==> flow/design.v <==
module control_unit (
    input wire clk,
    input wire reset,
    input wire [3:0] opcode,
    input wire zero_flag,
    input wire carry_flag,
    output reg pc_inc,
    output reg pc_load,
    output reg ir_load,
    output reg acc_load,
    output reg mar_load,
    output reg mdr_load,
    output reg addr_sel,
    output reg mem_write
);
    localparam [2:0] 
        FETCH     = 3'b000,
        DECODE    = 3'b001,
        EXECUTE   = 3'b010,
        MEM_READ  = 3'b011,
        MEM_WRITE = 3'b100;
    reg [2:0] current_state, next_state;
    always @(posedge clk or posedge reset) begin
        if (reset)
            current_state <= FETCH;
        else
            current_state <= next_state;
    end
    always @(*) begin
        next_state = current_state;  
        case (current_state)
            FETCH: next_state = DECODE;
            DECODE: next_state = EXECUTE;
            EXECUTE: begin
                case (opcode)
                    4'b0001, 4'b0010, 4'b0011: next_state = MEM_READ;  
                    4'b0100: next_state = MEM_READ;   
                    4'b0101: next_state = MEM_WRITE;  
                    4'b1001: next_state = FETCH;      
                    4'b1010: next_state = FETCH;      
                    4'b1011: next_state = FETCH;      
                    default: next_state = FETCH;
                endcase
            end
            MEM_READ: next_state = FETCH;
            MEM_WRITE: next_state = FETCH;
            default: next_state = FETCH;
        endcase
    end
always @(*) begin
    pc_inc = 1'b0;
    pc_load = 1'b0;
    ir_load = 1'b0;
    acc_load = 1'b0;
    mar_load = 1'b0;
    mdr_load = 1'b0;
    addr_sel = 1'b0;
    mem_write = 1'b0;
    case (current_state)
        FETCH: begin
            pc_inc = 1'b1;
            ir_load = 1'b1;
        end
        DECODE: begin
            mar_load = 1'b1;
        end
        EXECUTE: begin
            case (opcode)
                4'b0101: begin   
                    mdr_load = 1'b1;
                end
                4'b0110: begin   
                    acc_load = 1'b1;
                end
                4'b0111: begin   
                    acc_load = 1'b1;
                end
                4'b1000: begin   
                    acc_load = 1'b1;
                end
                4'b1001: begin   
                    pc_load = 1'b1;
                end
                4'b1010: begin   
                    pc_load = zero_flag;
                end
                4'b1011: begin   
                    pc_load = carry_flag;
                end
                default: begin   
                end
            endcase
        end
        MEM_READ: begin   
            addr_sel = 1'b1;
            acc_load = 1'b1;
        end
        MEM_WRITE: begin
            addr_sel = 1'b1;
            mem_write = 1'b1;
        end
    endcase
end
endmodule
module datapath (
    input wire clk,
    input wire reset,
    input wire [7:0] data_in,
    input wire pc_inc,
    input wire pc_load,
    input wire ir_load,
    input wire acc_load,
    input wire mar_load,
    input wire mdr_load,
    input wire addr_sel,
    output reg [7:0] instruction,
    output reg [3:0] opcode,
    output reg [3:0] operand,
    output reg [7:0] alu_result,
    output reg zero_flag,
    output reg carry_flag,
    output reg [7:0] data_out,
    output reg [7:0] address
);
    reg [7:0] pc;         
    reg [7:0] acc;        
    reg [7:0] mar;        
    reg [7:0] mdr;        
    reg       carry;      
    reg [8:0] alu_temp;   
    always @(posedge clk or posedge reset) begin
        if (reset)
            instruction <= 8'b0;
        else if (ir_load)
            instruction <= data_in;
    end
    always @(*) begin
        opcode = instruction[7:4];
        operand = instruction[3:0];
    end
    always @(posedge clk or posedge reset) begin
        if (reset)
            pc <= 8'b0;
        else if (pc_load)
            pc <= {4'b0, operand};   
        else if (pc_inc)
            pc <= pc + 1;            
    end
    always @(posedge clk or posedge reset) begin
        if (reset) begin
            acc <= 8'b0;
            carry <= 1'b0;
        end else if (acc_load) begin
            acc <= alu_result;
            carry <= alu_temp[8];
        end
    end
    always @(posedge clk or posedge reset) begin
        if (reset)
            mar <= 8'b0;
        else if (mar_load)
            mar <= {4'b0, operand};  
    end
    always @(posedge clk or posedge reset) begin
        if (reset)
            mdr <= 8'b0;
        else if (mdr_load)
            mdr <= acc;  
    end
    always @(*) begin
        alu_temp = 9'b0;
        case (opcode)
            4'b0001: alu_temp = {1'b0, acc} + {1'b0, data_in};  
            4'b0010: alu_temp = {1'b0, acc} - {1'b0, data_in};  
            4'b0011: alu_temp = acc & data_in;                  
            4'b0100: alu_temp = data_in;                        
            4'b0110: alu_temp = ~{1'b0, acc};                   
            4'b0111: alu_temp = {acc, 1'b0};                    
            4'b1000: alu_temp = {1'b0, acc[7:1]};               
            default: alu_temp = {1'b0, acc};
        endcase
        alu_result = alu_temp[7:0];
        carry_flag = carry;
        zero_flag = (acc == 8'b0);
    end
    always @(*) begin
        data_out = mdr;
        address = (addr_sel) ? mar : pc;
    end
endmodule
module cpu_8bit (
    input wire clk,
    input wire reset,
    input wire [7:0] data_in,
    output wire [7:0] data_out,
    output wire [7:0] address,
    output wire mem_write
);
    wire [7:0] instruction;
    wire [3:0] opcode;
    wire [3:0] operand;
    wire [7:0] alu_result;
    wire zero_flag;
    wire carry_flag;
    wire pc_inc;
    wire pc_load;
    wire ir_load;
    wire acc_load;
    wire mar_load;
    wire mdr_load;
    wire addr_sel;
    control_unit ctrl (
        .clk(clk),
        .reset(reset),
        .opcode(opcode),
        .zero_flag(zero_flag),
        .carry_flag(carry_flag),
        .pc_inc(pc_inc),
        .pc_load(pc_load),
        .ir_load(ir_load),
        .acc_load(acc_load),
        .mar_load(mar_load),
        .mdr_load(mdr_load),
        .addr_sel(addr_sel),
        .mem_write(mem_write)
    );
    datapath dp (
        .clk(clk),
        .reset(reset),
        .data_in(data_in),
        .pc_inc(pc_inc),
        .pc_load(pc_load),
        .ir_load(ir_load),
        .acc_load(acc_load),
        .mar_load(mar_load),
        .mdr_load(mdr_load),
        .addr_sel(addr_sel),
        .instruction(instruction),
        .opcode(opcode),
        .operand(operand),
        .alu_result(alu_result),
        .zero_flag(zero_flag),
        .carry_flag(carry_flag),
        .data_out(data_out),
        .address(address)
    );
endmodule
==> flow/run.sh <==
#!/bin/bash
# the make line also repeats each setting of config.mk as NAME=value (left out here)
make -C /OpenROAD-flow-scripts/flow DESIGN_CONFIG=/design/flow/config.mk WORK_HOME=/design/flow/orfs CLKGATE_MAP_FILE= finish
==> flow/config.mk <==
export PLATFORM = sky130hd
export DESIGN_NAME = cpu_8bit
export DESIGN_NICKNAME = cpu_8bit
export VERILOG_FILES = /design/flow/design.v
export SDC_FILE = /design/flow/constraint.sdc
export NUM_CORES = 4
export LEC_CHECK = 0
export CAP_MARGIN = 0
export CORE_ASPECT_RATIO = 0.79
export CORE_MARGIN = 5
export CORE_UTILIZATION = 36
export CTS_CLUSTER_DIAMETER = 161
export MIN_ROUTING_LAYER = met1
export PLACE_DENSITY = 0.44
export SETUP_SLACK_MARGIN = 0.09
export SLEW_MARGIN = 20
export TNS_END_PERCENT = 45
==> flow/constraint.sdc <==
create_clock -name core_clock -period 3.88 [get_ports {clk}]
set_input_delay 0.7760 -clock core_clock [delete_from_list [all_inputs] [get_ports {clk}]]
set_output_delay 0.7760 -clock core_clock [all_outputs]
set_load 0.01 [all_outputs]
==> reports/summary.json, run 1 <==
{
  "setup_total_negative_slack": {"value": 0, "unit": "ns"},
  "power_combinational": {"value": 1.57, "unit": "mW"},
  "synth_sequential_area_ratio": {"value": 0.350},
  "critical_path.max_stage_delay": {"value": 0.58, "unit": "ns"},
  "antenna_cells_inserted": {"value": 0},
  "detailedRoute.firstIterationViolations": {"value": 215},
  "placed_cells_incl_taps": {"value": 424},
  "ratio_of_final_minimum_period_to_clock_period": {"value": 0.828},
  "crit_path_arrival_time": {"value": 2.44, "unit": "ns"},
  "worst_path_dominant_cell_family": {"value": "AND-OR/OR-AND gates"},
  "mappedNetlistNets": {"value": 321},
  "tally_of_unique_sky130hd_cells_used_after_synthesis": {"value": 58},
  "timing.slew.headroom": {"value": 0.531},
  "slowest_stage": {"value": "a21oi_1"},
  "critical_path_class": {"value": "flip-flop to primary output"},
  "rsz_0062_raised_after_global_routing": {"value": "false"},
  "ys_area": {"value": 2860, "unit": "sq um"},
  "power.switching_fraction": {"value": 0.449},
  "final_max_slew_viol_count": {"value": 0},
  "endpoint_of_the_most_critical_setup_path": {"value": "address[1]"},
  "grt_max_degree": {"value": 41},
  "netlist_instances": {"value": 299},
  "postCtsResizedCells": {"value": 0},
  "final_hold_vio_count": {"value": 0},
  "hold_path.class": {"value": "flip-flop to flip-flop"},
  "critical_path_cell_count": {"value": 4},
  "layout-area-overhead-vs-synth": {"value": 16.4, "unit": "%"},
  "clock_latency": {"value": 0.29, "unit": "ns"},
  "fp.coreArea": {"value": 7600, "unit": "sq um"},
  "antenna_found_initial": {"value": 0},
  "log.warning_count": {"value": 27},
  "ys_top_cells_by_area": {"value": "dfrtp_1 (35%), mux2_2 (8.7%), ha_1 (4.8%)"},
  "tritoncts": {"value": "done"},
  "leakage": {"value": 1.40, "unit": "nW"},
  "ys_top_logic_family": {"value": "simple AND/OR/NAND/NOR gates"},
  "drtPass1Iterations": {"value": 4},
  "ys_cells": {"value": 299},
  "r2r_cells": {"value": 9},
  "worstSetupStartpoint": {"value": "ctrl.current_state[0]$_DFF_PP0_"},
  "yosysWarningCount": {"value": 2},
  "clkTransAtPathRegs": {"value": 0.08, "unit": "ns"},
  "clockBufferDepth": {"value": 2},
  "async_set_or_reset_flop_fraction_in_the_synthesized_netlist": {"value": 1.00},
  "io_buffers": {"value": 26},
  "path_cells": {"value": "nor2b_1 -> a21oi_1 -> mux2_2 -> clkdlybuf4s50_1"},
  "top_area_frac": {"value": 0.350},
  "overall_overflow_remaining_after_global_route": {"value": 0},
  "ctsHtreeMaxLevel": {"value": 2},
  "die-area": {"value": 9840, "unit": "sq um"},
  "count_of_flip_flops_with_a_built_in_enable_after_synthesis": {"value": 0},
  "power_leader": {"value": "combinational cells"},
  "largest_area_cell": {"value": "dfrtp_1"},
  "grt_first_pass_wirelength": {"value": 12800, "unit": "um"},
  "max_cap_violations": {"value": 0},
  "post_synth_mux_area_share": {"value": 0.101},
  "synth_compound_gate_area_share": {"value": 0.176},
  "instances_no_fill": {"value": 432},
  "timing.hold.worst_path_depth": {"value": 2},
  "cts-buffers-inserted": {"value": 5},
  "hp-start": {"value": "dp.mdr[0]$_DFFE_PP0P_"},
  "cts.hold.buffers_added": {"value": 0},
  "reg_to_reg_endpoint": {"value": "dp.acc[1]$_DFFE_PP0P_"},
  "postSynthAreaPerCell": {"value": 9.56, "unit": "sq um"},
  "sequential_cell_area": {"value": 1000, "unit": "sq um"},
  "logic_area": {"value": 1710, "unit": "sq um"},
  "synth_area": {"value": 2860, "unit": "sq um"},
  "cellPowerDensity": {"value": 833, "unit": "nW/um^2"},
  "finalNetCount": {"value": 348},
  "cp.required": {"value": 3.10, "unit": "ns"},
  "floorplan.initialDensity": {"value": 0.376},
  "pwr-share-seq": {"value": 0.308},
  "reg2reg_setup_slack": {"value": 0.97, "unit": "ns"},
  "finalWirelength": {"value": 7750, "unit": "um"},
  "std_cell_rows": {"value": 28},
  "setup_viol_count_final": {"value": 0},
  "clk_root_buffer_cell": {"value": "clkbuf_8"},
  "cell_internal_pwr": {"value": 1.52, "unit": "mW"},
  "synth_adder_area_share": {"value": 0.0551},
  "wl_per_cell": {"value": 17.9, "unit": "um"},
  "run_status": {"value": "complete, no violations"},
  "power_clock": {"value": 0.347, "unit": "mW"},
  "critPathCaptureType": {"value": "primary output"},
  "max_rail_drop_vdd": {"value": 271, "unit": "uV"},
  "tightestPinTransition": {"value": 0.704, "unit": "ns"},
  "max_freq": {"value": 311, "unit": "MHz"},
  "worst_setup_start_kind": {"value": "flip-flop"},
  "share_comb_of_total_power": {"value": 0.567},
  "critical_path_peak_fanout": {"value": 10},
  "vias_per_cell": {"value": 5.51},
  "clock-sinks": {"value": 40},
  "fillers": {"value": 786},
  "first_global_vias": {"value": 2321},
  "preCtsSetupSlack": {"value": 0.402, "unit": "ns"},
  "critical_path.reg2reg.startpoint": {"value": "dp.instruction[6]$_DFFE_PP0P_"},
  "route.detailed.drc": {"value": 0},
  "synth.cells.most_frequent": {"value": "dfrtp_1 (40), nand2_1 (24), a21oi_1 (22), mux2_2 (22), nor2_1 (21)"},
  "power.switching": {"value": 1.24, "unit": "mW"},
  "finalWorstSetupSlack": {"value": 0.666, "unit": "ns"},
  "gr-usage-all-layers": {"value": 0.171},
  "fin_skew": {"value": 0.00317, "unit": "ns"},
  "worst-path-buf-inv": {"value": 1},
  "die_height": {"value": 89.2, "unit": "um"},
  "yosys.cell_count.top_type": {"value": "dfrtp_1"},
  "top_level_ports": {"value": 27},
  "area_fraction_in_and_or_nand_and_nor_cells_after_synthesis": {"value": 0.209},
  "min_delay_worst_endpoint": {"value": "dp.mdr[0]$_DFFE_PP0P_"},
  "ys_sh_xor": {"value": 0.0582},
  "cts_post_setup_buffers_inserted": {"value": 0},
  "routed-via-count": {"value": 2380},
  "route.antenna.remaining_nets": {"value": 0},
  "place_hpwl": {"value": 5810, "unit": "um"},
  "ys_dominant_reg_cell": {"value": "dfrtp_1"},
  "yosys_register_bits": {"value": 40},
  "clkPwrFrac": {"value": 0.125},
  "floorplan.die.width": {"value": 110, "unit": "um"},
  "routabilityCongestion": {"value": 0.813},
  "min_period": {"value": 3.21, "unit": "ns"},
  "power_sequential": {"value": 0.853, "unit": "mW"}
}
area by class of cell:
class	count	share of cell area
clock buffers	5	0.0207
repair buffers	34	0.0963
clock inverters	3	0.0128
multi-input cells	232	0.515
inverters	13	0.0147
flip-flops and latches	40	0.301
well taps	105	0.0395
per-layer routing:
layer	share of wire	vias to the layer above	wire (um)	global-route usage
li1	-	1146	-	-
met1	0.51	1155	3990	0.280
met2	0.41	77	3160	0.232
met3	0.074	2	573	0.0282
met4	0.0031	0	24	0.0347
met5	0	-	0	0
metrics by stage:
stage	utilization	instance area [sq um]	power (mW)	hold WS (ns)
floorplan	-	2860	1.96	0.461
global placement	0.423	3220	2.45	0.462
detailed placement	0.423	3220	2.43	0.492
CTS	0.438	3330	2.79	0.513
global route	0.438	3330	3.01	0.526
finish	0.438	3330	2.77	0.498
==> inputs of run 2 (changes only) <==
Settings changed: CAP_MARGIN 0 to 20, CORE_ASPECT_RATIO 0.79 to 1.98, CORE_MARGIN 5 to 2, CORE_UTILIZATION 36 to 55, CTS_CLUSTER_DIAMETER 161 to 216, CTS_CLUSTER_SIZE set to 100, MIN_ROUTING_LAYER met1 to not set, PLACE_DENSITY 0.44 to not set, PLACE_DENSITY_LB_ADDON set to 0.28, SETUP_SLACK_MARGIN 0.09 to -0.4, TNS_END_PERCENT 45 to 15.
Clock period 3.88 ns to 4.0 ns, I/O delays scaled along.
==> run 2 against run 1 <==
Still clean on timing, DRC and antenna; clock power shrank 19%; design area fell by 2.5%; combinational power about the same; sequential cell count is the same; synthesized area stayed put; final cell count decreased by 11%; register-to-register slack better by 0.14 ns; die size is 41% lower; hold slack lost 0.017 ns; critical path depth did not move; synthesized cell count stayed put; clock-buffer cell count rose by 2.
==> reports/summary.json, run 2 <==
{
  "run_status": {"value": "complete, no violations"},
  "max_rail_drop_vdd": {"value": 480, "unit": "uV"},
  "finalWirelength": {"value": 7160, "unit": "um"},
  "cts-buffers-inserted": {"value": 5},
  "postSynthAreaPerCell": {"value": 9.56, "unit": "sq um"},
  "top_level_ports": {"value": 27},
  "pwr-share-seq": {"value": 0.301},
  "hold_path.class": {"value": "flip-flop to flip-flop"},
  "power.switching": {"value": 1.19, "unit": "mW"},
  "tightestPinTransition": {"value": 0.937, "unit": "ns"},
  "synth_area": {"value": 2860, "unit": "sq um"},
  "yosys_register_bits": {"value": 40},
  "ys_top_cells_by_area": {"value": "dfrtp_1 (35%), mux2_2 (8.7%), ha_1 (4.8%)"},
  "log.warning_count": {"value": 27},
  "clockBufferDepth": {"value": 2},
  "route.detailed.drc": {"value": 0},
  "worst_path_dominant_cell_family": {"value": "AND-OR/OR-AND gates"},
  "leakage": {"value": 1.38, "unit": "nW"},
  "largest_area_cell": {"value": "dfrtp_1"},
  "layout-area-overhead-vs-synth": {"value": 13.4, "unit": "%"},
  "final_max_slew_viol_count": {"value": 0},
  "ratio_of_final_minimum_period_to_clock_period": {"value": 0.807},
  "cts_post_setup_buffers_inserted": {"value": 0},
  "power_leader": {"value": "combinational cells"},
  "timing.slew.headroom": {"value": 0.374},
  "route.antenna.remaining_nets": {"value": 0},
  "clock_latency": {"value": 0.30, "unit": "ns"},
  "critical_path_class": {"value": "flip-flop to primary output"},
  "routed-via-count": {"value": 2370},
  "netlist_instances": {"value": 299},
  "critical_path_peak_fanout": {"value": 10},
  "fin_hold_ws": {"value": 0.481, "unit": "ns"},
  "grt_max_degree": {"value": 25},
  "critPathCaptureType": {"value": "primary output"},
  "cp.required": {"value": 3.20, "unit": "ns"},
  "top_area_frac": {"value": 0.350},
  "count_of_flip_flops_with_a_built_in_enable_after_synthesis": {"value": 0},
  "std_cell_rows": {"value": 37},
  "synth_sequential_area_ratio": {"value": 0.350},
  "die_height": {"value": 105, "unit": "um"},
  "antenna_cells_inserted": {"value": 0},
  "max_freq": {"value": 310, "unit": "MHz"},
  "yosysWarningCount": {"value": 2},
  "finalNetCount": {"value": 347},
  "overall_overflow_remaining_after_global_route": {"value": 0},
  "crit_path_arrival_time": {"value": 2.43, "unit": "ns"},
  "antenna_found_initial": {"value": 0},
  "tritoncts": {"value": "done"},
  "clkTransAtPathRegs": {"value": 0.08, "unit": "ns"},
  "share_comb_of_total_power": {"value": 0.591},
  "floorplan.die.width": {"value": 55.2, "unit": "um"},
  "power_combinational": {"value": 1.55, "unit": "mW"},
  "worstSetupStartpoint": {"value": "ctrl.current_state[0]$_DFF_PP0_"},
  "hp-start": {"value": "dp.mdr[0]$_DFFE_PP0P_"},
  "clk_root_buffer_cell": {"value": "clkbuf_8"},
  "async_set_or_reset_flop_fraction_in_the_synthesized_netlist": {"value": 1.00},
  "min_period": {"value": 3.23, "unit": "ns"},
  "worst-path-buf-inv": {"value": 1},
  "routabilityCongestion": {"value": 0.928},
  "floorplan.initialDensity": {"value": 0.561},
  "yosys.cell_count.top_type": {"value": "dfrtp_1"},
  "cellPowerDensity": {"value": 808, "unit": "nW/um^2"},
  "path_cells": {"value": "nor2b_1 -> a21oi_1 -> mux2_2 -> clkdlybuf4s50_1"},
  "synth.cells.most_frequent": {"value": "dfrtp_1 (40), nand2_1 (24), a21oi_1 (22), mux2_2 (22), nor2_1 (21)"},
  "post_synth_mux_area_share": {"value": 0.101},
  "critical_path.reg2reg.startpoint": {"value": "dp.instruction[4]$_DFFE_PP0P_"},
  "mappedNetlistNets": {"value": 321},
  "final_hold_vio_count": {"value": 0},
  "die-area": {"value": 5830, "unit": "sq um"},
  "io_buffers": {"value": 26},
  "power_sequential": {"value": 0.790, "unit": "mW"},
  "tally_of_unique_sky130hd_cells_used_after_synthesis": {"value": 58},
  "ys_dominant_reg_cell": {"value": "dfrtp_1"},
  "worst_setup_start_kind": {"value": "flip-flop"},
  "critical_path.max_stage_delay": {"value": 0.57, "unit": "ns"},
  "clock-sinks": {"value": 40},
  "setup_total_negative_slack": {"value": 0, "unit": "ns"},
  "r2r_cells": {"value": 10},
  "gr-usage-all-layers": {"value": 0.256},
  "ys_area": {"value": 2860, "unit": "sq um"},
  "endpoint_of_the_most_critical_setup_path": {"value": "address[1]"},
  "reg_to_reg_endpoint": {"value": "dp.acc[5]$_DFFE_PP0P_"},
  "postCtsResizedCells": {"value": 0},
  "wl_per_cell": {"value": 18.6, "unit": "um"},
  "critical_path_cell_count": {"value": 4},
  "power_clock": {"value": 0.282, "unit": "mW"},
  "place_hpwl": {"value": 5620, "unit": "um"},
  "ctsHtreeMaxLevel": {"value": 2},
  "reg2reg_setup_slack": {"value": 1.11, "unit": "ns"},
  "power.switching_fraction": {"value": 0.453},
  "timing.hold.worst_path_depth": {"value": 2},
  "first_global_vias": {"value": 2335},
  "cts.hold.buffers_added": {"value": 0},
  "fin_skew": {"value": 0.00714, "unit": "ns"},
  "max_cap_violations": {"value": 0},
  "ys_sh_xor": {"value": 0.0582},
  "area_fraction_in_and_or_nand_and_nor_cells_after_synthesis": {"value": 0.209},
  "setup_viol_count_final": {"value": 0},
  "vias_per_cell": {"value": 6.17},
  "min_delay_worst_endpoint": {"value": "dp.mdr[0]$_DFFE_PP0P_"},
  "clkPwrFrac": {"value": 0.107},
  "synth_adder_area_share": {"value": 0.0551},
  "ys_top_logic_family": {"value": "simple AND/OR/NAND/NOR gates"},
  "slowest_stage": {"value": "a21oi_1"},
  "rsz_0062_raised_after_global_routing": {"value": "false"},
  "fp.coreArea": {"value": 5090, "unit": "sq um"},
  "ys_cells": {"value": 299},
  "drtPass1Iterations": {"value": 4},
  "synth_compound_gate_area_share": {"value": 0.176},
  "grt_first_pass_wirelength": {"value": 11600, "unit": "um"},
  "cell_internal_pwr": {"value": 1.43, "unit": "mW"},
  "detailedRoute.firstIterationViolations": {"value": 80}
}
run 2: area by class of cell:
| class | instances | area, sq um |
|---|---|---|
| clock inverter | 1 | 7.51 |
| sequential | 40 | 1000 |
| multi-input combinational | 232 | 1710 |
| clock buffer | 7 | 86.3 |
| fill | 472 | 1850 |
| tap | 58 | 72.6 |
| inverter | 13 | 48.8 |
| timing repair buffer | 33 | 313 |
run 2: through the flow:
stage | total power, mW | utilization | instances | area, sq um | worst slack [ns]
finish | 2.62 | 0.637 | 384 | 3240 | 0.771
floorplan | 1.91 | - | 299 | 2860 | 1.37
global placement | 2.30 | 0.618 | 376 | 3150 | 0.653
global route | 2.81 | 0.637 | 384 | 3240 | 0.638
detailed placement | 2.35 | 0.618 | 376 | 3150 | 0.594
CTS | 2.63 | 0.637 | 384 | 3240 | 0.724
run 2: routing by layer:
layer  share of wire  track usage
met1            0.36        0.264
met4           0.052        0.159
met5               0            0
met2            0.57        0.474
met3           0.025       0.0294
==> inputs of run 3 (changes only) <==
Settings changed: ABC_AREA set to 1, CORE_ASPECT_RATIO 1.98 to 1.35, CORE_UTILIZATION 55 to 72, CTS_CLUSTER_DIAMETER 216 to 172, CTS_CLUSTER_SIZE 100 to 99, PLACE_DENSITY set to 0.38, PLACE_DENSITY_LB_ADDON 0.28 to not set, SETUP_SLACK_MARGIN -0.4 to 0.81, TNS_END_PERCENT 15 to 10.
Clock period 4.0 ns to 2.88 ns, I/O delays scaled along.
==> run 3 against run 2 <==
Die size shrank 25%; synthesized cell count grew 33%; synthesized area shrank 3.0%; the flow now stops in 5_1_grt.
==> reports/summary.json, run 3 <==
{
  "synth_compound_gate_area_share": {"value": 0.106},
  "clk_root_buffer_cell": {"value": "clkbuf_8"},
  "largest_area_cell": {"value": "dfrtp_1"},
  "stop_error": {"value": "[ERROR GRT-0232] Routing congestion too high. Check the congestion heatmap in the GUI."},
  "ys_cells": {"value": 397},
  "yosys.cell_count.top_type": {"value": "nand2_1"},
  "top_level_ports": {"value": 27},
  "top_area_frac": {"value": 0.361},
  "floorplan.initialDensity": {"value": 0.741},
  "mappedNetlistNets": {"value": 419},
  "postSynthAreaPerCell": {"value": 6.99, "unit": "sq um"},
  "die_height": {"value": 76.1, "unit": "um"},
  "routabilityCongestion": {"value": 0.921},
  "async_set_or_reset_flop_fraction_in_the_synthesized_netlist": {"value": 1.00},
  "netlist_instances": {"value": 397},
  "ys_area": {"value": 2770, "unit": "sq um"},
  "ys_top_logic_family": {"value": "simple AND/OR/NAND/NOR gates"},
  "tally_of_unique_sky130hd_cells_used_after_synthesis": {"value": 34},
  "stop_stage": {"value": "5_1_grt"},
  "ys_sh_xor": {"value": 0.0284},
  "place_hpwl": {"value": 5640, "unit": "um"},
  "cts-buffers-inserted": {"value": 5},
  "clock-sinks": {"value": 40},
  "ys_top_cells_by_area": {"value": "dfrtp_1 (36%), nand2_1 (15%), nand3_1 (7.0%)"},
  "area_fraction_in_and_or_nand_and_nor_cells_after_synthesis": {"value": 0.350},
  "gr-usage-all-layers": {"value": 0.614},
  "run_status": {"value": "did not finish"},
  "clockBufferDepth": {"value": 2},
  "preCtsSetupSlack": {"value": -0.0365, "unit": "ns"},
  "yosys_register_bits": {"value": 40},
  "yosysWarningCount": {"value": 2},
  "synth.cells.most_frequent": {"value": "nand2_1 (112), inv_1 (50), nor2_1 (43)"},
  "floorplan.die.width": {"value": 57.4, "unit": "um"},
  "synth_adder_area_share": {"value": 0.0568},
  "ctsHtreeMaxLevel": {"value": 2},
  "postPlaceCellArea": {"value": 3240, "unit": "sq um"},
  "count_of_flip_flops_with_a_built_in_enable_after_synthesis": {"value": 0},
  "die-area": {"value": 4370, "unit": "sq um"},
  "std_cell_rows": {"value": 26},
  "overall_overflow_remaining_after_global_route": {"value": 3},
  "ys_dominant_reg_cell": {"value": "dfrtp_1"},
  "post_synth_mux_area_share": {"value": 0.0122},
  "synth_area": {"value": 2770, "unit": "sq um"},
  "io_buffers": {"value": 26},
  "synth_sequential_area_ratio": {"value": 0.361},
  "fp.coreArea": {"value": 3740, "unit": "sq um"}
}
run 3: what timing repair did:
action / CTS
gates cloned: 1
hold buffers: 0
endpoints found under the hold margin: 0
resized: 41
pin swaps: 17
setup endpoints to repair: 17
setup buffers: 8
run 3: routing by layer:
metal | track usage | GRT overflow
met4 | 0.623 | 2
met2 | 0.857 | 1
met5 | 0 | 0
met1 | 0.620 | 0
met3 | 0.317 | 0
run 3: through the flow:
stage	instances	total power, mW
CTS	485	3.70
detailed placement	468	3.24
global placement	468	3.12
floorplan	397	2.56
==> inputs of run 4 (changes only) <==
Settings changed: ABC_AREA 1 to not set, CAP_MARGIN 20 to 0, CELL_PAD_IN_SITES_DETAIL_PLACEMENT set to 2, CORE_ASPECT_RATIO 1.35 to not set, CORE_UTILIZATION 72 to 24, CTS_CLUSTER_DIAMETER 172 to 189, CTS_CLUSTER_SIZE 99 to not set, MAX_ROUTING_LAYER set to met5, PLACE_DENSITY 0.38 to 0.45, SETUP_SLACK_MARGIN 0.81 to not set, TNS_END_PERCENT 10 to not set.
Clock period 2.88 ns to 2.69 ns, I/O delays scaled along.
==> run 4 against run 3 <==
Now clean on timing, DRC and antenna; die size rose to 2.9 times the previous value; synthesized cell count fell by 25%; synthesized area rose by 3.1%.
==> reports/summary.json, run 4 <==
{
  "max_cap_violations": {"value": 0},
  "ratio_of_final_minimum_period_to_clock_period": {"value": 0.967},
  "timing.hold.worst_path_depth": {"value": 2},
  "power_sequential": {"value": 1.16, "unit": "mW"},
  "ys_cells": {"value": 299},
  "power_clock": {"value": 0.708, "unit": "mW"},
  "yosys_register_bits": {"value": 40},
  "synth_adder_area_share": {"value": 0.0551},
  "max_rail_drop_vdd": {"value": 454, "unit": "uV"},
  "worstSetupStartpoint": {"value": "data_in[1]"},
  "worst_path_dominant_cell_family": {"value": "buffers and inverters"},
  "tritoncts": {"value": "done"},
  "largest_area_cell": {"value": "dfrtp_1"},
  "hp-start": {"value": "dp.mdr[0]$_DFFE_PP0P_"},
  "floorplan.initialDensity": {"value": 0.248},
  "final_max_slew_viol_count": {"value": 0},
  "ctsHtreeMaxLevel": {"value": 2},
  "netlist_instances": {"value": 299},
  "clk_root_buffer_cell": {"value": "clkbuf_16"},
  "report.power.total": {"value": 4.83, "unit": "mW"},
  "power_combinational": {"value": 2.96, "unit": "mW"},
  "route.antenna.remaining_nets": {"value": 0},
  "cts.hold.buffers_added": {"value": 0},
  "area_fraction_in_and_or_nand_and_nor_cells_after_synthesis": {"value": 0.209},
  "floorplan.die.width": {"value": 113, "unit": "um"},
  "synth.cells.most_frequent": {"value": "dfrtp_1 (40), nand2_1 (24), a21oi_1 (22), mux2_2 (22), nor2_1 (21)"},
  "slowest_stage": {"value": "clkdlybuf4s50_1"},
  "synth_sequential_area_ratio": {"value": 0.350},
  "reg2reg_setup_slack": {"value": 0.17, "unit": "ns"},
  "wl_per_cell": {"value": 19.9, "unit": "um"},
  "worst_setup_start_kind": {"value": "input port"},
  "ys_area": {"value": 2860, "unit": "sq um"},
  "mappedNetlistNets": {"value": 321},
  "layout-area-overhead-vs-synth": {"value": 34.7, "unit": "%"},
  "ys_top_logic_family": {"value": "simple AND/OR/NAND/NOR gates"},
  "gr-usage-all-layers": {"value": 0.162},
  "post_synth_mux_area_share": {"value": 0.101},
  "critical_path.max_stage_delay": {"value": 0.48, "unit": "ns"},
  "top_area_frac": {"value": 0.350},
  "io_buffers": {"value": 26},
  "endpoint_of_the_most_critical_setup_path": {"value": "dp.acc[2]$_DFFE_PP0P_"},
  "die_height": {"value": 113, "unit": "um"},
  "ys_top_cells_by_area": {"value": "dfrtp_1 (35%), mux2_2 (8.7%), ha_1 (4.8%)"},
  "clock_latency": {"value": 0.30, "unit": "ns"},
  "power_leader": {"value": "combinational cells"},
  "detailedRoute.firstIterationViolations": {"value": 133},
  "yosysWarningCount": {"value": 2},
  "power.switching": {"value": 2.12, "unit": "mW"},
  "critical_path_class": {"value": "input port to flip-flop"},
  "cp.required": {"value": 2.86, "unit": "ns"},
  "cell_internal_pwr": {"value": 2.72, "unit": "mW"},
  "clockBufferDepth": {"value": 2},
  "drtPass1Iterations": {"value": 15},
  "antenna_cells_inserted": {"value": 0},
  "ys_dominant_reg_cell": {"value": "dfrtp_1"},
  "log.warning_count": {"value": 28},
  "top_level_ports": {"value": 27},
  "std_cell_rows": {"value": 39},
  "worst-path-buf-inv": {"value": 3},
  "async_set_or_reset_flop_fraction_in_the_synthesized_netlist": {"value": 1.00},
  "yosys.cell_count.top_type": {"value": "dfrtp_1"},
  "grt_max_degree": {"value": 41},
  "overall_overflow_remaining_after_global_route": {"value": 0},
  "setup_viol_count_final": {"value": 0},
  "rsz_0062_raised_after_global_routing": {"value": "true"},
  "share_comb_of_total_power": {"value": 0.613},
  "min_delay_worst_endpoint": {"value": "dp.mdr[0]$_DFFE_PP0P_"},
  "routed-via-count": {"value": 2612},
  "hold_path.class": {"value": "flip-flop to flip-flop"},
  "final_hold_vio_count": {"value": 0},
  "clock-sinks": {"value": 40},
  "power.switching_fraction": {"value": 0.438},
  "setup_total_negative_slack": {"value": 0, "unit": "ns"},
  "tally_of_unique_sky130hd_cells_used_after_synthesis": {"value": 58},
  "critical_path.reg2reg.startpoint": {"value": "dp.instruction[6]$_DFFE_PP0P_"},
  "route.detailed.drc": {"value": 0},
  "max_freq": {"value": 385, "unit": "MHz"},
  "clkPwrFrac": {"value": 0.146},
  "cts-buffers-inserted": {"value": 5},
  "grt_first_pass_wirelength": {"value": 16200, "unit": "um"},
  "clkTransAtPathRegs": {"value": 0.06, "unit": "ns"},
  "place_hpwl": {"value": 7270, "unit": "um"},
  "critical_path_cell_count": {"value": 11},
  "fp.coreArea": {"value": 11500, "unit": "sq um"},
  "pwr-share-seq": {"value": 0.241},
  "leakage": {"value": 1.67, "unit": "nW"},
  "timing.slew.headroom": {"value": 0.457},
  "vias_per_cell": {"value": 5.14},
  "cellPowerDensity": {"value": 1250, "unit": "nW/um^2"},
  "postSynthAreaPerCell": {"value": 9.56, "unit": "sq um"},
  "finalWorstSetupSlack": {"value": 0.0893, "unit": "ns"},
  "critical_path_peak_fanout": {"value": 4},
  "synth_compound_gate_area_share": {"value": 0.176},
  "finalNetCount": {"value": 386},
  "fin_skew": {"value": 0.00754, "unit": "ns"},
  "crit_path_arrival_time": {"value": 2.77, "unit": "ns"},
  "r2r_cells": {"value": 11},
  "routabilityCongestion": {"value": 0.892},
  "run_status": {"value": "complete, no violations"},
  "synth_area": {"value": 2860, "unit": "sq um"},
  "ys_sh_xor": {"value": 0.0582},
  "count_of_flip_flops_with_a_built_in_enable_after_synthesis": {"value": 0},
  "preCtsSetupSlack": {"value": -0.391, "unit": "ns"},
  "antenna_found_initial": {"value": 0},
  "path_cells": {"value": "clkdlybuf4s50_1 -> inv_1 -> ha_4 -> nor2_2 -> xnor2_1 -> ha_1 -> buf_4 -> xor2_1 -> a222oi_1 -> nor2_1 -> a221o_1"},
  "finalWirelength": {"value": 10100, "unit": "um"},
  "postPlaceCellArea": {"value": 3510, "unit": "sq um"},
  "tightestPinTransition": {"value": 0.815, "unit": "ns"},
  "reg_to_reg_endpoint": {"value": "dp.carry$_DFFE_PP0P_"},
  "critPathCaptureType": {"value": "flip-flop"},
  "design_area": {"value": 3850, "unit": "sq um"},
  "die-area": {"value": 12800, "unit": "sq um"},
  "fin_hold_ws": {"value": 0.494, "unit": "ns"},
  "first_global_vias": {"value": 2875},
  "min_period": {"value": 2.60, "unit": "ns"}
}
## run 4: metal layers
metal  up-vias  GRT usage  wire (um)
li1       1210          -          -
met1      1360      0.202       4440
met2        28      0.289       5330
met3        14     0.0252        191
met4         0     0.0463        170
met5         -          0          0
## run 4: area by class of cell
type | count | area [sq um]
fillers | 1280 | 7660
multi-input cells | 232 | 1830
flip-flops and latches | 40 | 1000
repair buffers | 72 | 621
well taps | 143 | 179
clock buffers | 5 | 125
inverters | 13 | 48.8
clock inverters | 3 | 42.5
## run 4: timing repair
action / 4_1_cts / 5_1_grt
pin swaps: 1 / 11
cloned: 0 / 0
buffers inserted: 0 / 5
setup endpoints to repair: 5 / 12
resized: 8 / 28
## run 4: stage by stage
step,instances,utilization
final,508,0.335
after floorplan,299,-
after global placement,495,0.305
after detailed placement,495,0.305
after CTS,503,0.321
after global routing,508,0.335
==> inputs of run 5 (changes only) <==
Settings changed: CAP_MARGIN 0 to 20, CELL_PAD_IN_SITES_GLOBAL_PLACEMENT set to 0, CORE_ASPECT_RATIO set to 1.0, CORE_UTILIZATION 24 to 52, CTS_CLUSTER_DIAMETER 189 to not set, CTS_CLUSTER_SIZE set to 89, MAX_ROUTING_LAYER met5 to not set, PLACE_DENSITY 0.45 to not set, PLACE_DENSITY_LB_ADDON set to 0.13, TNS_END_PERCENT set to 35.
Clock period 2.69 ns to 3.78 ns, I/O delays scaled along.
==> run 5 against run 4 <==
The run now fails in 3_5_place_dp; synthesized area is the same; die size is 52% lower; synthesized cell count unchanged.
==> reports/summary.json, run 5 <==
{
  "run_status": {"value": "did not finish"},
  "stop_stage": {"value": "3_5_place_dp"},
  "stop_error": {"value": "[ERROR DPL-0033] detailed placement checks failed during check placement."},
  "synth.cells.most_frequent": {"value": "dfrtp_1 (40), nand2_1 (24), a21oi_1 (22), mux2_2 (22), nor2_1 (21)"},
  "count_of_flip_flops_with_a_built_in_enable_after_synthesis": {"value": 0},
  "yosysWarningCount": {"value": 2},
  "synth_sequential_area_ratio": {"value": 0.350},
  "top_area_frac": {"value": 0.350},
  "post_synth_mux_area_share": {"value": 0.101},
  "std_cell_rows": {"value": 26},
  "io_buffers": {"value": 26},
  "top_level_ports": {"value": 27},
  "mappedNetlistNets": {"value": 321},
  "ys_dominant_reg_cell": {"value": "dfrtp_1"},
  "tally_of_unique_sky130hd_cells_used_after_synthesis": {"value": 58},
  "synth_adder_area_share": {"value": 0.0551},
  "floorplan.initialDensity": {"value": 0.549},
  "die_height": {"value": 78.2, "unit": "um"},
  "ys_area": {"value": 2860, "unit": "sq um"},
  "largest_area_cell": {"value": "dfrtp_1"},
  "yosys_register_bits": {"value": 40},
  "postSynthAreaPerCell": {"value": 9.56, "unit": "sq um"},
  "fp.coreArea": {"value": 5200, "unit": "sq um"},
  "async_set_or_reset_flop_fraction_in_the_synthesized_netlist": {"value": 1.00},
  "area_fraction_in_and_or_nand_and_nor_cells_after_synthesis": {"value": 0.209},
  "netlist_instances": {"value": 299},
  "routabilityCongestion": {"value": 0.925},
  "synth_area": {"value": 2860, "unit": "sq um"},
  "synth_compound_gate_area_share": {"value": 0.176},
  "ys_sh_xor": {"value": 0.0582},
  "yosys.cell_count.top_type": {"value": "dfrtp_1"},
  "ys_cells": {"value": 299},
  "floorplan.die.width": {"value": 78.2, "unit": "um"},
  "die-area": {"value": 6110, "unit": "sq um"},
  "ys_top_cells_by_area": {"value": "dfrtp_1 (35%), mux2_2 (8.7%), ha_1 (4.8%)"},
  "ys_top_logic_family": {"value": "simple AND/OR/NAND/NOR gates"}
}
-- run 5: metrics by stage --
step	cell area, sq um	instances
after global placement	3160	388
after floorplan	2860	299
==> inputs of run 6 (changes only) <==
Settings changed: ABC_AREA set to 1, CELL_PAD_IN_SITES_DETAIL_PLACEMENT 2 to not set, CELL_PAD_IN_SITES_GLOBAL_PLACEMENT 0 to not set, CORE_ASPECT_RATIO 1.0 to 1.35, CORE_UTILIZATION 52 to 72, CTS_CLUSTER_DIAMETER set to 172, CTS_CLUSTER_SIZE 89 to 99, PLACE_DENSITY_LB_ADDON 0.13 to not set, SETUP_SLACK_MARGIN set to 0.2, TNS_END_PERCENT 35 to 10.
Clock period 3.78 ns to 2.8 ns, I/O delays scaled along.
==> run 6 against run 5 <==
Now clean on timing, DRC and antenna; die size shrank 28%; synthesized cell count is 33% higher; synthesized area down 3.0%.
==> reports/summary.json, run 6 <==
{
  "min_period": {"value": 2.56, "unit": "ns"},
  "vias_per_cell": {"value": 6.14},
  "top_area_frac": {"value": 0.361},
  "ys_sh_xor": {"value": 0.0284},
  "ys_cells": {"value": 397},
  "io_buffers": {"value": 26},
  "cell_internal_pwr": {"value": 2.04, "unit": "mW"},
  "overall_overflow_remaining_after_global_route": {"value": 0},
  "preCtsSetupSlack": {"value": -0.138, "unit": "ns"},
  "critPathCaptureType": {"value": "flip-flop"},
  "finalWorstSetupSlack": {"value": 0.238, "unit": "ns"},
  "clock-sinks": {"value": 40},
  "power_combinational": {"value": 2.41, "unit": "mW"},
  "power.switching_fraction": {"value": 0.488},
  "min_delay_worst_endpoint": {"value": "dp.mdr[2]$_DFFE_PP0P_"},
  "final_max_slew_viol_count": {"value": 0},
  "critical_path_peak_fanout": {"value": 5},
  "synth_adder_area_share": {"value": 0.0568},
  "met3_length": {"value": 710, "unit": "um"},
  "first_global_vias": {"value": 2762},
  "yosys_register_bits": {"value": 40},
  "fin_hold_ws": {"value": 0.492, "unit": "ns"},
  "tally_of_unique_sky130hd_cells_used_after_synthesis": {"value": 34},
  "reg_to_reg_endpoint": {"value": "dp.carry$_DFFE_PP0P_"},
  "wl_per_cell": {"value": 16.7, "unit": "um"},
  "max_cap_violations": {"value": 0},
  "synth_area": {"value": 2770, "unit": "sq um"},
  "route.detailed.drc": {"value": 0},
  "run_status": {"value": "complete, no violations"},
  "floorplan.die.width": {"value": 57.4, "unit": "um"},
  "drtPass1Iterations": {"value": 5},
  "mappedNetlistNets": {"value": 419},
  "clockBufferDepth": {"value": 2},
  "r2r_cells": {"value": 16},
  "highest_layer": {"value": "met4"},
  "gr-usage-all-layers": {"value": 0.370},
  "fp.coreArea": {"value": 3740, "unit": "sq um"},
  "endpoint_of_the_most_critical_setup_path": {"value": "dp.carry$_DFFE_PP0P_"},
  "clock_latency": {"value": 0.30, "unit": "ns"},
  "floorplan.initialDensity": {"value": 0.741},
  "async_set_or_reset_flop_fraction_in_the_synthesized_netlist": {"value": 1.00},
  "ctsHtreeMaxLevel": {"value": 2},
  "largest_area_cell": {"value": "dfrtp_1"},
  "power_leader": {"value": "combinational cells"},
  "slowest_stage": {"value": "dfrtp_1"},
  "timing.hold.worst_path_depth": {"value": 2},
  "hold_path.class": {"value": "flip-flop to flip-flop"},
  "ys_top_logic_family": {"value": "simple AND/OR/NAND/NOR gates"},
  "cts.hold.buffers_added": {"value": 0},
  "place_hpwl": {"value": 5480, "unit": "um"},
  "route.antenna.remaining_nets": {"value": 0},
  "critical_path.reg2reg.startpoint": {"value": "dp.instruction[7]$_DFFE_PP0P_"},
  "placed_cells_incl_taps": {"value": 476},
  "drt-met1-wl": {"value": 2780, "unit": "um"},
  "finalWirelength": {"value": 8100, "unit": "um"},
  "synth_sequential_area_ratio": {"value": 0.361},
  "antenna_found_initial": {"value": 0},
  "reg2reg_setup_slack": {"value": 0.24, "unit": "ns"},
  "path_cells": {"value": "nor2_1 -> buf_4 -> nand3_1 -> o31ai_2 -> xor2_1 -> inv_1 -> ha_4 -> nand2_1 -> nor2_1 -> nand3_1 -> nand2_1 -> nand2_1 -> nand3_1 -> nand2_1 -> nand2_1 -> nand2_1"},
  "critical_path_cell_count": {"value": 16},
  "setup_total_negative_slack": {"value": 0, "unit": "ns"},
  "detailedRoute.firstIterationViolations": {"value": 311},
  "worst_path_dominant_cell_family": {"value": "simple AND/OR/NAND/NOR gates"},
  "hp-start": {"value": "dp.mdr[2]$_DFFE_PP0P_"},
  "share_comb_of_total_power": {"value": 0.604},
  "synth.cells.most_frequent": {"value": "nand2_1 (112), inv_1 (50), nor2_1 (43)"},
  "critical_path_class": {"value": "flip-flop to flip-flop"},
  "ys_top_cells_by_area": {"value": "dfrtp_1 (36%), nand2_1 (15%), nand3_1 (7.0%)"},
  "top_level_ports": {"value": 27},
  "clkTransAtPathRegs": {"value": 0.08, "unit": "ns"},
  "grt_max_degree": {"value": 41},
  "postSynthAreaPerCell": {"value": 6.99, "unit": "sq um"},
  "netlist_instances": {"value": 397},
  "cellPowerDensity": {"value": 1180, "unit": "nW/um^2"},
  "grt_first_pass_wirelength": {"value": 12400, "unit": "um"},
  "leakage": {"value": 1.78, "unit": "nW"},
  "die-area": {"value": 4370, "unit": "sq um"},
  "postPlaceCellArea": {"value": 3180, "unit": "sq um"},
  "power_sequential": {"value": 1.11, "unit": "mW"},
  "rsz_0062_raised_after_global_routing": {"value": "true"},
  "ys_dominant_reg_cell": {"value": "dfrtp_1"},
  "std_cell_rows": {"value": 26},
  "worstSetupStartpoint": {"value": "dp.instruction[7]$_DFFE_PP0P_"},
  "area_fraction_in_and_or_nand_and_nor_cells_after_synthesis": {"value": 0.350},
  "finalNetCount": {"value": 465},
  "post_synth_mux_area_share": {"value": 0.0122},
  "antenna_cells_inserted": {"value": 0},
  "cp.required": {"value": 3.00, "unit": "ns"},
  "final_hold_vio_count": {"value": 0},
  "tritoncts": {"value": "done"},
  "ys_area": {"value": 2770, "unit": "sq um"},
  "critical_path.max_stage_delay": {"value": 0.45, "unit": "ns"},
  "instances_no_fill": {"value": 486},
  "design_area": {"value": 3380, "unit": "sq um"},
  "log.warning_count": {"value": 32},
  "routed-via-count": {"value": 2983},
  "die_height": {"value": 76.1, "unit": "um"},
  "pwr-share-seq": {"value": 0.277},
  "ratio_of_final_minimum_period_to_clock_period": {"value": 0.915},
  "yosys.cell_count.top_type": {"value": "nand2_1"},
  "clk_root_buffer_cell": {"value": "clkbuf_8"},
  "fin_skew": {"value": 0.00692, "unit": "ns"},
  "clkPwrFrac": {"value": 0.119},
  "count_of_flip_flops_with_a_built_in_enable_after_synthesis": {"value": 0},
  "layout-area-overhead-vs-synth": {"value": 21.8, "unit": "%"},
  "yosysWarningCount": {"value": 2},
  "power_clock": {"value": 0.475, "unit": "mW"},
  "worst-path-buf-inv": {"value": 2},
  "tightestPinTransition": {"value": 0.703, "unit": "ns"},
  "wl_met2": {"value": 4120, "unit": "um"},
  "cts-buffers-inserted": {"value": 5},
  "max_rail_drop_vdd": {"value": 1050, "unit": "uV"},
  "timing.slew.headroom": {"value": 0.530},
  "synth_compound_gate_area_share": {"value": 0.106},
  "setup_viol_count_final": {"value": 0},
  "max_freq": {"value": 390, "unit": "MHz"},
  "routabilityCongestion": {"value": 0.936},
  "crit_top_cell": {"value": "nand2_1"},
  "crit_path_arrival_time": {"value": 2.76, "unit": "ns"},
  "worst_setup_start_kind": {"value": "flip-flop"},
  "power.switching": {"value": 1.95, "unit": "mW"}
}
==> run 6: repair_timing <==
action | 4_1_cts | 5_1_grt
resized | 2 | 17
endpoints found under the setup margin | 10 | 16
setup buffers | 0 | 2
pin swaps | 0 | 5
==> run 6: area by class of cell <==
class                      count  area (sq um)
clock inverter                 2          35.0
fill                         186           362
inverter                      57           221
sequential                    40          1000
multi-input combinational    296          1600
tap                           42          52.6
clock buffer                   6          72.6
timing repair buffer          43           398
==> run 6: metrics by stage <==
stage	total power, mW	util
detailed placement	3.24	0.850
CTS	3.76	0.880
global placement	3.15	0.850
floorplan	2.53	-
finish	3.99	0.903
global route	4.27	0.903
==> run 6: per-layer routing <==
layer / global-route usage / vias to the layer above
li1: - / 1370
met1: 0.416 / 1353
met2: 0.634 / 209
met3: 0.0645 / 51
met4: 0.221 / 0
met5: 0 / -
==> inputs of run 7 (changes only) <==
Settings changed: CORE_ASPECT_RATIO 1.35 to not set, CORE_UTILIZATION 72 to 68, CTS_CLUSTER_DIAMETER 172 to not set, CTS_CLUSTER_SIZE 99 to 16, GPL_TIMING_DRIVEN set to 1, MIN_ROUTING_LAYER set to met1, SETUP_SLACK_MARGIN 0.2 to -0.16, TNS_END_PERCENT 10 to not set.
Clock period 2.8 ns to 2.23 ns, I/O delays scaled along.
==> run 7 against run 6 <==
Now fails the layout checks on negative setup slack; synthesized cell count stayed put; global-route usage decreased by 0.35 points; synthesized area is the same; critical path depth is 2 higher; die size is 5.4% higher; wire length shrank 2.0%; final cell count up 5.6%; clock skew grew 0.0033 ns; critical path type is now input port to flip-flop; largest power group unchanged; highest routed layer unchanged.
==> reports/summary.json, run 7 <==
{
  "run_status": {"value": "complete, but fails checks"},
  "so_faults": {"value": "negative setup slack"},
  "power_clock": {"value": 0.617, "unit": "mW"},
  "cts.hold.buffers_added": {"value": 0},
  "yosys.cell_count.top_type": {"value": "nand2_1"},
  "netlist_instances": {"value": 397},
  "routabilityCongestion": {"value": 0.973},
  "worst_path_dominant_cell_family": {"value": "simple AND/OR/NAND/NOR gates"},
  "route.detailed.drc": {"value": 0},
  "clockBufferDepth": {"value": 2},
  "io_buffers": {"value": 26},
  "timing.slew.headroom": {"value": 0.662},
  "ys_top_cells_by_area": {"value": "dfrtp_1 (36%), nand2_1 (15%), nand3_1 (7.0%)"},
  "synth_sequential_area_ratio": {"value": 0.361},
  "finalNetCount": {"value": 484},
  "routed-via-count": {"value": 3027},
  "cellPowerDensity": {"value": 1430, "unit": "nW/um^2"},
  "floorplan.die.width": {"value": 67.9, "unit": "um"},
  "worstSetupStartpoint": {"value": "data_in[1]"},
  "rsz_0062_raised_after_global_routing": {"value": "true"},
  "instances_no_fill": {"value": 513},
  "crit_path_arrival_time": {"value": 2.64, "unit": "ns"},
  "clock_latency": {"value": 0.30, "unit": "ns"},
  "placed_cells_incl_taps": {"value": 502},
  "fillers": {"value": 188},
  "ys_dominant_reg_cell": {"value": "dfrtp_1"},
  "clkPwrFrac": {"value": 0.121},
  "power.switching": {"value": 2.42, "unit": "mW"},
  "antenna_found_initial": {"value": 0},
  "worst_setup_start_kind": {"value": "input port"},
  "clk_root_buffer_cell": {"value": "clkbuf_8"},
  "ys_area": {"value": 2770, "unit": "sq um"},
  "cts-buffers-inserted": {"value": 5},
  "synth_compound_gate_area_share": {"value": 0.106},
  "min_delay_worst_endpoint": {"value": "dp.mdr[4]$_DFFE_PP0P_"},
  "power_sequential": {"value": 1.33, "unit": "mW"},
  "critical_path_class": {"value": "input port to flip-flop"},
  "route.antenna.remaining_nets": {"value": 0},
  "endpoint_of_the_most_critical_setup_path": {"value": "dp.carry$_DFFE_PP0P_"},
  "pwr-share-seq": {"value": 0.260},
  "power.switching_fraction": {"value": 0.472},
  "synth.cells.most_frequent": {"value": "nand2_1 (112), inv_1 (50), nor2_1 (43)"},
  "grt_max_degree": {"value": 41},
  "async_set_or_reset_flop_fraction_in_the_synthesized_netlist": {"value": 1.00},
  "ctsHtreeMaxLevel": {"value": 2},
  "clkTransAtPathRegs": {"value": 0.09, "unit": "ns"},
  "slowest_stage": {"value": "ha_4"},
  "clock-sinks": {"value": 40},
  "layout-area-overhead-vs-synth": {"value": 28.7, "unit": "%"},
  "gr-usage-all-layers": {"value": 0.367},
  "critical_path.max_stage_delay": {"value": 0.28, "unit": "ns"},
  "die_height": {"value": 67.9, "unit": "um"},
  "die-area": {"value": 4610, "unit": "sq um"},
  "place_hpwl": {"value": 5710, "unit": "um"},
  "fp.coreArea": {"value": 3970, "unit": "sq um"},
  "reg_to_reg_endpoint": {"value": "dp.carry$_DFFE_PP0P_"},
  "cell_internal_pwr": {"value": 2.70, "unit": "mW"},
  "post_synth_mux_area_share": {"value": 0.0122},
  "worst-path-buf-inv": {"value": 3},
  "overall_overflow_remaining_after_global_route": {"value": 0},
  "r2r_cells": {"value": 17},
  "cp.required": {"value": 2.43, "unit": "ns"},
  "final_hold_vio_count": {"value": 0},
  "yosysWarningCount": {"value": 2},
  "grt_first_pass_wirelength": {"value": 12500, "unit": "um"},
  "postSynthAreaPerCell": {"value": 6.99, "unit": "sq um"},
  "hold_path.class": {"value": "flip-flop to flip-flop"},
  "floorplan.initialDensity": {"value": 0.698},
  "log.warning_count": {"value": 31},
  "largest_area_cell": {"value": "dfrtp_1"},
  "tritoncts": {"value": "done"},
  "finalWirelength": {"value": 7940, "unit": "um"},
  "power_combinational": {"value": 3.17, "unit": "mW"},
  "max_cap_violations": {"value": 0},
  "vias_per_cell": {"value": 5.90},
  "critical_path_cell_count": {"value": 18},
  "critical_path_peak_fanout": {"value": 4},
  "tightestPinTransition": {"value": 0.508, "unit": "ns"},
  "timing.hold.worst_path_depth": {"value": 2},
  "share_comb_of_total_power": {"value": 0.620},
  "count_of_flip_flops_with_a_built_in_enable_after_synthesis": {"value": 0},
  "hp-start": {"value": "dp.mdr[4]$_DFFE_PP0P_"},
  "ys_top_logic_family": {"value": "simple AND/OR/NAND/NOR gates"},
  "power_leader": {"value": "combinational cells"},
  "min_period": {"value": 2.45, "unit": "ns"},
  "critPathCaptureType": {"value": "flip-flop"},
  "tally_of_unique_sky130hd_cells_used_after_synthesis": {"value": 34},
  "reg2reg_setup_slack": {"value": -0.06, "unit": "ns"},
  "first_global_vias": {"value": 2728},
  "synth_adder_area_share": {"value": 0.0568},
  "wl_per_cell": {"value": 15.5, "unit": "um"},
  "fin_skew": {"value": 0.0102, "unit": "ns"},
  "max_freq": {"value": 408, "unit": "MHz"},
  "yosys_register_bits": {"value": 40},
  "top_area_frac": {"value": 0.361},
  "finalWorstSetupSlack": {"value": -0.219, "unit": "ns"},
  "max_rail_drop_vdd": {"value": 877, "unit": "uV"},
  "ratio_of_final_minimum_period_to_clock_period": {"value": 1.10},
  "antenna_cells_inserted": {"value": 0},
  "top_level_ports": {"value": 27},
  "detailedRoute.firstIterationViolations": {"value": 363},
  "area_fraction_in_and_or_nand_and_nor_cells_after_synthesis": {"value": 0.350},
  "crit_top_cell": {"value": "nand2_1"},
  "drtPass1Iterations": {"value": 6},
  "report.power.total": {"value": 5.12, "unit": "mW"},
  "mappedNetlistNets": {"value": 419},
  "ys_cells": {"value": 397},
  "setup_viol_count_final": {"value": 11},
  "leakage": {"value": 1.87, "unit": "nW"},
  "std_cell_rows": {"value": 23},
  "ys_sh_xor": {"value": 0.0284},
  "path_cells": {"value": "dlygate4sd2_1 -> inv_2 -> nand3_1 -> nor3_2 -> nand3_1 -> nand2_1 -> xor2_1 -> inv_1 -> ha_4 -> nand2_1 -> nor2_1 -> nand3_1 -> nand2_1 -> nand2_1 -> nand3_1 -> nand2_1 -> nand2_1 -> nand2_1"},
  "synth_area": {"value": 2770, "unit": "sq um"},
  "critical_path.reg2reg.startpoint": {"value": "dp.instruction[4]$_DFFE_PP0P_"},
  "final_max_slew_viol_count": {"value": 0}
}
-- run 7: area by class of cell --
cell class	count	area, sq um	share of cell area
clock buffer	5	68.8	0.0193
timing repair buffer	61	527	0.148
sequential	40	1000	0.280
multi-input combinational	296	1640	0.459
clock inverter	3	46.3	0.0130
inverter	57	220	0.0617
tap	50	62.6	0.0175
timing repair inverter	1	5.00	0.00140
-- run 7: through the flow --
stage	area [sq um]	setup TNS, ns	hold slack (ns)	util	setup WS, ns
after floorplan	2770	0	0.453	-	0.0319
after global placement	3330	-3.64	0.465	0.837	-0.515
after detailed placement	3330	-4.17	0.474	0.837	-0.624
after CTS	3510	-1.36	0.493	0.885	-0.154
after global routing	3570	-1.90	0.515	0.899	-0.237
final	3570	-0.721	0.493	0.899	-0.219
-- run 7: per-layer routing --
| metal | track usage | share of wire | wire length [um] | vias to the layer above |
|---|---|---|---|---|
| met5 | 0 | 0 | 0 | - |
| met4 | 0.143 | 0.034 | 273 | 0 |
| met3 | 0.0658 | 0.092 | 728 | 34 |
| met2 | 0.602 | 0.47 | 3720 | 227 |
| met1 | 0.484 | 0.40 | 3210 | 1359 |
| li1 | - | - | - | 1407 |
-- run 7: repair_timing --
| action | 4_1_cts | 5_1_grt |
|---|---|---|
| hold endpoints to repair | 0 | 0 |
| setup endpoints to repair | 14 | 14 |
| gates cloned | 1 | 0 |
| resized | 17 | 14 |
| buffers inserted | 1 | 1 |
| pin swaps | 3 | 5 |
==> inputs of run 8 (changes only) <==
Settings changed: CAP_MARGIN 20 to 15, CORE_ASPECT_RATIO set to 1.46, CORE_UTILIZATION 68 to 72, CTS_CLUSTER_SIZE 16 to not set, GPL_TIMING_DRIVEN 1 to not set, MIN_ROUTING_LAYER met1 to not set, SETUP_SLACK_MARGIN -0.16 to not set, TNS_END_PERCENT set to 10.
Clock period 2.23 ns to 2.01 ns, I/O delays scaled along.
==> run 8 against run 7 <==
The run now fails in 5_1_grt; synthesized cell count stayed put; synthesized area is the same; die size shrank 5.0%.
==> reports/summary.json, run 8 <==
{
  "ys_sh_xor": {"value": 0.0284},
  "yosys_register_bits": {"value": 40},
  "netlist_instances": {"value": 397},
  "cts-buffers-inserted": {"value": 5},
  "clockBufferDepth": {"value": 2},
  "floorplan.initialDensity": {"value": 0.740},
  "synth.cells.most_frequent": {"value": "nand2_1 (112), inv_1 (50), nor2_1 (43)"},
  "die-area": {"value": 4370, "unit": "sq um"},
  "yosys.cell_count.top_type": {"value": "nand2_1"},
  "clk_root_buffer_cell": {"value": "clkbuf_8"},
  "stop_stage": {"value": "5_1_grt"},
  "place_hpwl": {"value": 6140, "unit": "um"},
  "gr-usage-all-layers": {"value": 0.762},
  "ys_area": {"value": 2770, "unit": "sq um"},
  "ys_top_cells_by_area": {"value": "dfrtp_1 (36%), nand2_1 (15%), nand3_1 (7.0%)"},
  "area_fraction_in_and_or_nand_and_nor_cells_after_synthesis": {"value": 0.350},
  "top_level_ports": {"value": 27},
  "postPlaceCellArea": {"value": 3380, "unit": "sq um"},
  "io_buffers": {"value": 26},
  "floorplan.die.width": {"value": 55.4, "unit": "um"},
  "fp.coreArea": {"value": 3750, "unit": "sq um"},
  "ys_cells": {"value": 397},
  "routabilityCongestion": {"value": 0.947},
  "postSynthAreaPerCell": {"value": 6.99, "unit": "sq um"},
  "top_area_frac": {"value": 0.361},
  "yosysWarningCount": {"value": 2},
  "mappedNetlistNets": {"value": 419},
  "count_of_flip_flops_with_a_built_in_enable_after_synthesis": {"value": 0},
  "async_set_or_reset_flop_fraction_in_the_synthesized_netlist": {"value": 1.00},
  "ys_top_logic_family": {"value": "simple AND/OR/NAND/NOR gates"},
  "clock-sinks": {"value": 40},
  "largest_area_cell": {"value": "dfrtp_1"},
  "stop_error": {"value": "[ERROR GRT-0232] Routing congestion too high. Check the congestion heatmap in the GUI."},
  "ctsHtreeMaxLevel": {"value": 2},
  "synth_adder_area_share": {"value": 0.0568},
  "overall_overflow_remaining_after_global_route": {"value": 153},
  "die_height": {"value": 79, "unit": "um"},
  "run_status": {"value": "did not finish"},
  "synth_sequential_area_ratio": {"value": 0.361},
  "post_synth_mux_area_share": {"value": 0.0122},
  "placed_cells_incl_taps": {"value": 497},
  "synth_area": {"value": 2770, "unit": "sq um"},
  "cts.hold.buffers_added": {"value": 0},
  "tally_of_unique_sky130hd_cells_used_after_synthesis": {"value": 34},
  "ys_dominant_reg_cell": {"value": "dfrtp_1"},
  "std_cell_rows": {"value": 27},
  "synth_compound_gate_area_share": {"value": 0.106}
}
[run 8: per-layer routing]
layer,overflow,global-route usage
met2,115,1.07
met1,0,0.730
met3,1,0.423
met4,37,0.854
met5,0,0
[run 8: through the flow]
stage / setup WS [ns] / total power [mW]
global placement: -0.692 / 4.65
CTS: -0.235 / 5.69
detailed placement: -0.782 / 4.84
floorplan: -0.0514 / 3.60
[run 8: timing repair]
action,in CTS
hold endpoints to repair,0
buffers inserted,5
endpoints found under the setup margin,16
resized,29
pin swaps,14
gates cloned,0
==> inputs of run 9 (changes only) <==
Settings changed: ABC_AREA 1 to not set, CAP_MARGIN 15 to 5, CORE_ASPECT_RATIO 1.46 to not set, CTS_CLUSTER_DIAMETER set to 95, CTS_CLUSTER_SIZE set to 81, PLACE_DENSITY set to 0.65, TNS_END_PERCENT 10 to not set.
Clock period 2.01 ns to 3.33 ns, I/O delays scaled along.
==> run 9 against run 8 <==
Now clean on timing, DRC and antenna; die size increased by 2.7%; synthesized area increased by 3.1%; synthesized cell count decreased by 25%.
==> reports/summary.json, run 9 <==
{
  "crit_path_arrival_time": {"value": 3.08, "unit": "ns"},
  "floorplan.initialDensity": {"value": 0.764},
  "ys_area": {"value": 2860, "unit": "sq um"},
  "max_rail_drop_vdd": {"value": 603, "unit": "uV"},
  "worst_setup_start_kind": {"value": "input port"},
  "ratio_of_final_minimum_period_to_clock_period": {"value": 0.873},
  "area_fraction_in_and_or_nand_and_nor_cells_after_synthesis": {"value": 0.209},
  "route.detailed.drc": {"value": 0},
  "power_clock": {"value": 0.390, "unit": "mW"},
  "timing.hold.worst_path_depth": {"value": 2},
  "floorplan.die.width": {"value": 67.0, "unit": "um"},
  "yosysWarningCount": {"value": 2},
  "min_delay_worst_endpoint": {"value": "dp.mdr[0]$_DFFE_PP0P_"},
  "synth_compound_gate_area_share": {"value": 0.176},
  "synth_adder_area_share": {"value": 0.0551},
  "power_combinational": {"value": 1.93, "unit": "mW"},
  "yosys_register_bits": {"value": 40},
  "share_comb_of_total_power": {"value": 0.590},
  "reg_to_reg_endpoint": {"value": "dp.carry$_DFFE_PP0P_"},
  "count_of_flip_flops_with_a_built_in_enable_after_synthesis": {"value": 0},
  "critical_path_peak_fanout": {"value": 5},
  "clkPwrFrac": {"value": 0.119},
  "ys_top_logic_family": {"value": "simple AND/OR/NAND/NOR gates"},
  "crit_top_cell": {"value": "a21o_1"},
  "std_cell_rows": {"value": 22},
  "async_set_or_reset_flop_fraction_in_the_synthesized_netlist": {"value": 1.00},
  "synth_area": {"value": 2860, "unit": "sq um"},
  "critical_path.max_stage_delay": {"value": 0.49, "unit": "ns"},
  "fin_hold_ws": {"value": 0.503, "unit": "ns"},
  "r2r_cells": {"value": 9},
  "postSynthAreaPerCell": {"value": 9.56, "unit": "sq um"},
  "grt_max_degree": {"value": 26},
  "cp.required": {"value": 3.51, "unit": "ns"},
  "worst_path_dominant_cell_family": {"value": "AND-OR/OR-AND gates"},
  "ys_top_cells_by_area": {"value": "dfrtp_1 (35%), mux2_2 (8.7%), ha_1 (4.8%)"},
  "detailedRoute.firstIterationViolations": {"value": 311},
  "finalWirelength": {"value": 7540, "unit": "um"},
  "critPathCaptureType": {"value": "flip-flop"},
  "timing.slew.headroom": {"value": 0.388},
  "ys_cells": {"value": 299},
  "place_hpwl": {"value": 5360, "unit": "um"},
  "fp.coreArea": {"value": 3740, "unit": "sq um"},
  "clockBufferDepth": {"value": 2},
  "yosys.cell_count.top_type": {"value": "dfrtp_1"},
  "tritoncts": {"value": "done"},
  "worstSetupStartpoint": {"value": "data_in[4]"},
  "antenna_found_initial": {"value": 0},
  "run_status": {"value": "complete, no violations"},
  "leakage": {"value": 1.42, "unit": "nW"},
  "hold_path.class": {"value": "flip-flop to flip-flop"},
  "netlist_instances": {"value": 299},
  "power_sequential": {"value": 0.952, "unit": "mW"},
  "max_cap_violations": {"value": 0},
  "placed_cells_incl_taps": {"value": 372},
  "rsz_0062_raised_after_global_routing": {"value": "false"},
  "log.warning_count": {"value": 29},
  "cts_post_setup_buffers_inserted": {"value": 0},
  "finalWorstSetupSlack": {"value": 0.423, "unit": "ns"},
  "drtPass1Iterations": {"value": 6},
  "reg2reg_setup_slack": {"value": 0.61, "unit": "ns"},
  "routabilityCongestion": {"value": 0.949},
  "sequential_cell_area": {"value": 1000, "unit": "sq um"},
  "first_global_vias": {"value": 2527},
  "cellPowerDensity": {"value": 996, "unit": "nW/um^2"},
  "max_freq": {"value": 344, "unit": "MHz"},
  "fillers": {"value": 187},
  "die_height": {"value": 67.0, "unit": "um"},
  "finalNetCount": {"value": 353},
  "antenna_cells_inserted": {"value": 0},
  "die-area": {"value": 4490, "unit": "sq um"},
  "cts.hold.buffers_added": {"value": 0},
  "path_cells": {"value": "clkdlybuf4s50_1 -> nor3_1 -> a21oi_1 -> xnor2_1 -> ha_1 -> a21o_1 -> a21o_1 -> a221oi_1 -> xor2_1 -> o21ai_0"},
  "clock-sinks": {"value": 40},
  "gr-usage-all-layers": {"value": 0.375},
  "top_area_frac": {"value": 0.350},
  "wl_per_cell": {"value": 19.8, "unit": "um"},
  "post_synth_mux_area_share": {"value": 0.101},
  "critical_path_class": {"value": "input port to flip-flop"},
  "io_buffers": {"value": 26},
  "critical_path_cell_count": {"value": 10},
  "top_level_ports": {"value": 27},
  "layout-area-overhead-vs-synth": {"value": 15.1, "unit": "%"},
  "fin_skew": {"value": 0.00686, "unit": "ns"},
  "vias_per_cell": {"value": 6.86},
  "logic_area": {"value": 1710, "unit": "sq um"},
  "tally_of_unique_sky130hd_cells_used_after_synthesis": {"value": 58},
  "grt_first_pass_wirelength": {"value": 12400, "unit": "um"},
  "setup_viol_count_final": {"value": 0},
  "synth.cells.most_frequent": {"value": "dfrtp_1 (40), nand2_1 (24), a21oi_1 (22), mux2_2 (22), nor2_1 (21)"},
  "clock_latency": {"value": 0.29, "unit": "ns"},
  "synth_sequential_area_ratio": {"value": 0.350},
  "route.antenna.remaining_nets": {"value": 0},
  "pwr-share-seq": {"value": 0.291},
  "min_period": {"value": 2.91, "unit": "ns"},
  "tightestPinTransition": {"value": 0.917, "unit": "ns"},
  "critical_path.reg2reg.startpoint": {"value": "dp.instruction[7]$_DFFE_PP0P_"},
  "cts-buffers-inserted": {"value": 5},
  "worst-path-buf-inv": {"value": 1},
  "endpoint_of_the_most_critical_setup_path": {"value": "dp.carry$_DFFE_PP0P_"},
  "postCtsResizedCells": {"value": 0},
  "preCtsSetupSlack": {"value": 0.102, "unit": "ns"},
  "clk_root_buffer_cell": {"value": "clkbuf_8"}
}
run 9: layer usage:
layer | up-vias | GRT usage | wire (um)
met4 | 0 | 0.156 | 354
li1 | 1141 | - | -
met5 | - | 0 | 0
met2 | 192 | 0.590 | 3410
met3 | 46 | 0.0828 | 756
met1 | 1229 | 0.497 | 3020
run 9: final cells by class:
type,instances,area share
Multi-Input combinational cell,232,0.521
Sequential cell,40,0.304
Timing Repair Buffer,39,0.109
Clock buffer,6,0.0221
Tap cell,48,0.0183
Inverter,13,0.0148
Clock inverter,2,0.0107
run 9: metrics by stage:
step / total power [mW] / utilization
after floorplan: 2.29 / -
after CTS: 3.22 / 0.879
after global routing: 3.48 / 0.879
final: 3.28 / 0.879
after detailed placement: 2.80 / 0.850
after global placement: 2.71 / 0.850
Power figures rest on the tool's default switching activity, not on a simulated workload.
